==> xenon: inputs <==
## digital_loc
module digital_loc(
    input key_a,
    input key_b,
    input key_c,
    input key_d,
    input reset,
	 input clk,
    output [6:0] postion_state,
	 output  [3:0] x,
	 output reg [1:0] Led2,
	 output  [3:0] selector,
	 output reg dot,
	 output S_CLK,
	 output LR_CLK,
	 output M_CLK,
	 output  Sin
    );
make LEC_CHECK=0 ABC_AREA=1 CAP_MARGIN=0 CELL_PAD_IN_SITES_GLOBAL_PLACEMENT=0 CORE_MARGIN=2 CORE_UTILIZATION=72 CTS_CLUSTER_DIAMETER=231 GPL_TIMING_DRIVEN=1 MIN_ROUTING_LAYER=met1 PLACE_DENSITY=0.38 SLEW_MARGIN=5 finish   # period 2.95 ns
run.sh (not shown) runs the stock make flow with config.mk's settings and CLKGATE_MAP_FILE=.
==> yarrow (differences from xenon) <==
ABC_AREA = default   (was 1)
CAP_MARGIN = 20   (was 0)
CELL_PAD_IN_SITES_GLOBAL_PLACEMENT = default   (was 0)
CORE_UTILIZATION = 58   (was 72)
CTS_CLUSTER_DIAMETER = default   (was 231)
GPL_TIMING_DRIVEN = default   (was 1)
MIN_ROUTING_LAYER = default   (was met1)
PLACE_DENSITY = default   (was 0.38)
SLEW_MARGIN = 20   (was 5)
==> flow/constraint.sdc (replaced) <==
create_clock -name core_clock -period 6.89 [get_ports {clk}]
set_input_delay 1.3780 -clock core_clock [delete_from_list [all_inputs] [get_ports {clk}]]
set_output_delay 1.3780 -clock core_clock [all_outputs]
set_load 0.01 [all_outputs]
==> changes_impl.md <==
## Flow update

- Status: finished clean
- Logic share of the area: 51.1%
- # clk buffers: 43
- Final core occ: 64.5%
- Power Density: 178 nW/µm²
- Clock network power share: 50.0%
- First drt pass iteration count: 5
- Post-DP HPWL: 25700 µm
- Placed insts: 2134
- Maximum clock frequency: 215 MHz
-- figures above: yarrow

==> changes_impl.md <==
## Flow update

- Status: failed layout checks
- Layout Check Failures: hold timing, setup timing
- Final worst slack: -0.0484 ns
- Final setup violation count: 1
- Hold Fails Final Rpt: 3
- Worst hold margin: -0.00988 ns
-- figures above: xenon



==> 02-05 <==
Starting RTL as in the previous note.
Design digital_loc, start of the top module:
module digital_loc(
    input key_a,
    input key_b,
    input key_c,
    input key_d,
    input reset,
	 input clk,
    output [6:0] postion_state,
	 output  [3:0] x,
	 output reg [1:0] Led2,
	 output  [3:0] selector,
	 output reg dot,
	 output S_CLK,
	 output LR_CLK,
	 output M_CLK,
	 output  Sin
    );
clock: 2.96 ns
lec_check: 0
abc_area: 1
cap_margin: 0
core_aspect_ratio: 0.7
core_margin: 2
core_utilization: 72
cts_cluster_diameter: 379
cts_cluster_size: 11
place_density: 0.4
setup_slack_margin: 0.7
slew_margin: 20
==> 12-04 (differences from 02-05) <==
CAP_MARGIN = 20   (was 0)
CORE_ASPECT_RATIO = default   (was 0.7)
CTS_CLUSTER_DIAMETER = 232   (was 379)
CTS_CLUSTER_SIZE = default   (was 11)
PLACE_DENSITY = default   (was 0.4)
SETUP_SLACK_MARGIN = default   (was 0.7)
==> flow/constraint.sdc (replaced) <==
create_clock -name core_clock -period 2.99 [get_ports {clk}]
set_input_delay 0.5980 -clock core_clock [delete_from_list [all_inputs] [get_ports {clk}]]
set_output_delay 0.5980 -clock core_clock [all_outputs]
set_load 0.01 [all_outputs]
==> 11-22 (differences from 02-05) <==
ABC_AREA = default   (was 1)
CAP_MARGIN = 20   (was 0)
CORE_ASPECT_RATIO = default   (was 0.7)
CORE_UTILIZATION = 40   (was 72)
CTS_CLUSTER_DIAMETER = default   (was 379)
CTS_CLUSTER_SIZE = default   (was 11)
PLACE_DENSITY = default   (was 0.4)
SETUP_SLACK_MARGIN = default   (was 0.7)
==> flow/constraint.sdc (replaced) <==
create_clock -name core_clock -period 10.0 [get_ports {clk}]
set_input_delay 2.0000 -clock core_clock [delete_from_list [all_inputs] [get_ports {clk}]]
set_output_delay 2.0000 -clock core_clock [all_outputs]
set_load 0.01 [all_outputs]
==> notes <==
- 11-22 completed with no timing, DRC or antenna violations. 02-05 finished with timing, DRC and antenna clean. 12-04 reached the layout checks and failed them: setup timing.
- First-iteration DRC count: 11-22 < 12-04 < 02-05.
- Flip-flop count is the same in 02-05 and 12-04.
- Hold slack: 11-22 > 02-05 > 12-04.
- Clock skew: 12-04 < 11-22 < 02-05.
- The highest via count belongs to 02-05, the lowest to 11-22.
- Of 11-22 and 12-04, 12-04 has the higher cell count (gap 19%, measured against 12-04).
- Final area, highest first: 02-05, 12-04, 11-22.
- Sequential share of layout area: 11-22 > 12-04 > 02-05.
- In die size, 12-04 and 02-05 hardly differ.
- Sequential power, lowest first: 11-22, 12-04, 02-05.
- Count of clock-buffer cells in the layout: 12-04 is lower than 11-22 (6).


==> run a <==
digital_loc again, from the RTL that the note above started with.
## digital_loc
module digital_loc(
    input key_a,
    input key_b,
    input key_c,
    input key_d,
    input reset,
	 input clk,
    output [6:0] postion_state,
	 output  [3:0] x,
	 output reg [1:0] Led2,
	 output  [3:0] selector,
	 output reg dot,
	 output S_CLK,
	 output LR_CLK,
	 output M_CLK,
	 output  Sin
    );
clock: 7.93 ns
lec_check: 0
cap_margin: 15
cell_pad_in_sites_detail_placement: 1
cell_pad_in_sites_global_placement: 1
core_aspect_ratio: 0.84
core_margin: 2
core_utilization: 47
cts_cluster_diameter: 32
gpl_routability_driven: 1
gpl_timing_driven: 1
max_routing_layer: met5
min_routing_layer: met1
place_density_lb_addon: 0.06
slew_margin: 20
tns_end_percent: 75
==> run b (differences from run a) <==
CAP_MARGIN = 25   (was 15)
CORE_UTILIZATION = 40   (was 47)
GPL_ROUTABILITY_DRIVEN = 0   (was 1)
PLACE_DENSITY = 0.45   (was default)
PLACE_DENSITY_LB_ADDON = default   (was 0.06)
==> flow/constraint.sdc (replaced) <==
create_clock -name core_clock -period 6.81 [get_ports {clk}]
set_input_delay 1.3620 -clock core_clock [delete_from_list [all_inputs] [get_ports {clk}]]
set_output_delay 1.3620 -clock core_clock [all_outputs]
set_load 0.01 [all_outputs]
==> run c (differences from run a) <==
ABC_AREA = 1   (was default)
CAP_MARGIN = 20   (was 15)
CELL_PAD_IN_SITES_DETAIL_PLACEMENT = default   (was 1)
CELL_PAD_IN_SITES_GLOBAL_PLACEMENT = default   (was 1)
CORE_ASPECT_RATIO = default   (was 0.84)
CORE_UTILIZATION = 72   (was 47)
CTS_CLUSTER_DIAMETER = default   (was 32)
GPL_ROUTABILITY_DRIVEN = default   (was 1)
GPL_TIMING_DRIVEN = default   (was 1)
MAX_ROUTING_LAYER = default   (was met5)
MIN_ROUTING_LAYER = default   (was met1)
PLACE_DENSITY_LB_ADDON = default   (was 0.06)
TNS_END_PERCENT = default   (was 75)
==> flow/constraint.sdc (replaced) <==
create_clock -name core_clock -period 2.97 [get_ports {clk}]
set_input_delay 0.5940 -clock core_clock [delete_from_list [all_inputs] [get_ports {clk}]]
set_output_delay 0.5940 -clock core_clock [all_outputs]
set_load 0.01 [all_outputs]
==> changes_impl.md <==
### Physical design

- Hold Vio Cnt, Final: 8
- Blocking Checks: hold timing
- Run status: complete, but fails checks
- WHS: -0.02215 ns
- Syn nets: 2,611
The numbers above come from run c.

==> changes_impl.md <==
### Physical design

- Run status: finished clean
- Critical Path End Type: output port
- WHS: 0.4866 ns
- Hold Vio Cnt, Final: 0
- Syn nets: 1,922
The numbers above come from run b.

==> changes_impl.md <==
### Physical design

- Max Buffers Root-to-Sink: 3
- Run status: finished clean
- Syn nets: 1,922
- Hold Vio Cnt, Final: 0
- Area growth syn-to-layout: 16.83%
- Cts hold-fix bufs: 0
- CP top delay family: buffers and inverters
- WHS: 0.4863 ns
The numbers above come from run a.



==> inputs of build 77 <==
digital_loc again, from the RTL that the note above started with.
## digital_loc
module digital_loc(
    input key_a,
    input key_b,
    input key_c,
    input key_d,
    input reset,
	 input clk,
    output [6:0] postion_state,
	 output  [3:0] x,
	 output reg [1:0] Led2,
	 output  [3:0] selector,
	 output reg dot,
	 output S_CLK,
	 output LR_CLK,
	 output M_CLK,
	 output  Sin
    );
make LEC_CHECK=0 ABC_AREA=0 CAP_MARGIN=20 CORE_ASPECT_RATIO=0.99 CORE_MARGIN=2 CORE_UTILIZATION=54 CTS_CLUSTER_DIAMETER=323 GPL_ROUTABILITY_DRIVEN=0 GPL_TIMING_DRIVEN=1 MAX_ROUTING_LAYER=met4 MIN_ROUTING_LAYER=met1 PLACE_DENSITY=0.51 SLEW_MARGIN=5 TNS_END_PERCENT=60 finish   # period 7.23 ns
==> build 86 (differences from build 77) <==
==> flow/config.mk (replaced) <==
export PLATFORM = sky130hd
export DESIGN_NAME = digital_loc
export DESIGN_NICKNAME = digital_loc
export VERILOG_FILES = /design/flow/design.v
export SDC_FILE = /design/flow/constraint.sdc
export NUM_CORES = 4
export LEC_CHECK = 0
export CAP_MARGIN = 10
export CORE_MARGIN = 2
export CORE_UTILIZATION = 40
export CTS_CLUSTER_SIZE = 15
export MAX_ROUTING_LAYER = met4
export SLEW_MARGIN = 5
==> flow/constraint.sdc (replaced) <==
create_clock -name core_clock -period 10.0 [get_ports {clk}]
set_input_delay 2.0000 -clock core_clock [delete_from_list [all_inputs] [get_ports {clk}]]
set_output_delay 2.0000 -clock core_clock [all_outputs]
set_load 0.01 [all_outputs]
==> results <==
- Build 77 passed the timing, design-rule and antenna checks. Build 86 finished clean.
- Between build 77 and build 86, the lower design area is in build 77 (gap 0.78%, measured against build 86).
- Of build 77 and build 86, build 86 has the higher clock-buffer cell count (gap 7).
- Between build 86 and build 77, the lower worst hold slack is in build 77 (gap 0.0095 ns).
- Total power: build 77 is higher than build 86 (about 37%).
- In build 77 the utilization is higher than in build 86, by 16 points.
- Register-to-register slack: build 77 is worse than build 86 (2.5 ns).
- Of build 86 and build 77, build 86 has the higher routed wire length (gap about 1.8%, measured against build 77).


==> inputs of branch harbor <==
digital_loc again, from the RTL that the note above started with.
make LEC_CHECK=0 CAP_MARGIN=20 CELL_PAD_IN_SITES_DETAIL_PLACEMENT=2 CELL_PAD_IN_SITES_GLOBAL_PLACEMENT=1 CORE_ASPECT_RATIO=0.84 CORE_MARGIN=2 CORE_UTILIZATION=40 CTS_CLUSTER_DIAMETER=32 GPL_TIMING_DRIVEN=0 MAX_ROUTING_LAYER=met4 MIN_ROUTING_LAYER=met2 PLACE_DENSITY=0.45 SLEW_MARGIN=20 TNS_END_PERCENT=20 finish   # period 3.66 ns
==> branch nickel (differences from branch harbor) <==
CELL_PAD_IN_SITES_DETAIL_PLACEMENT = 0   (was 2)
CORE_ASPECT_RATIO = not set   (was 0.84)
CORE_UTILIZATION = 17   (was 40)
CTS_CLUSTER_DIAMETER = 78   (was 32)
CTS_CLUSTER_SIZE = 100   (was not set)
GPL_TIMING_DRIVEN = not set   (was 0)
MAX_ROUTING_LAYER = not set   (was met4)
MIN_ROUTING_LAYER = not set   (was met2)
PLACE_DENSITY = not set   (was 0.45)
PLACE_DENSITY_LB_ADDON = 0.22   (was not set)
SETUP_SLACK_MARGIN = -0.31   (was not set)
TNS_END_PERCENT = not set   (was 20)
==> flow/constraint.sdc (replaced) <==
create_clock -name core_clock -period 8.47 [get_ports {clk}]
set_input_delay 1.6940 -clock core_clock [delete_from_list [all_inputs] [get_ports {clk}]]
set_output_delay 1.6940 -clock core_clock [all_outputs]
set_load 0.01 [all_outputs]
==> results <==
|  | branch nickel | branch harbor |
|---|---|---|
| Outcome | no timing/DRC/antenna violations | complete, but fails checks |
| Violated checks | - | setup timing |
| Clock buffers and inverters, area share | 5.486% | 12.33% |
| Number of fillers in the final layout | 10432 | 4184 |
| Clkbuf count | 31 | 89 |
| Met2 usage in global routing | 15.79% | 50.96% |
| Critical path required time | 6780 ps | 2930 ps |
| Count of antenna diodes in the layout | 1 | 0 |
| Minimum setup slack among reg-to-reg paths | 4850 ps | 300 ps |
| Share of cell area taken by flip-flops and latches | 34.47% | 32.62% |
| Standard cell core area | 93330 um^2 | 39650 um^2 |
| Delay of the slowest critical-path stage | 620 ps | 820 ps |
| Die Height | 310.8 um | 187.3 um |
| Detailed Route Iter0 Violations | 689 | 2699 |
| Routed wire length | 47670 um | 58890 um |
| Post-DP Area | 17650 um^2 | 17010 um^2 |
| Global routing usage on met3 | 1.306% | 58.42% |
| Clock Power Share | 52.2% | 68.5% |
| Maximum net fanout on the critical path | 14 | 10 |
| Cell internal pwr | 1989 uW | 7285 uW |
Power figures rest on the tool's default switching activity, not on a simulated workload.
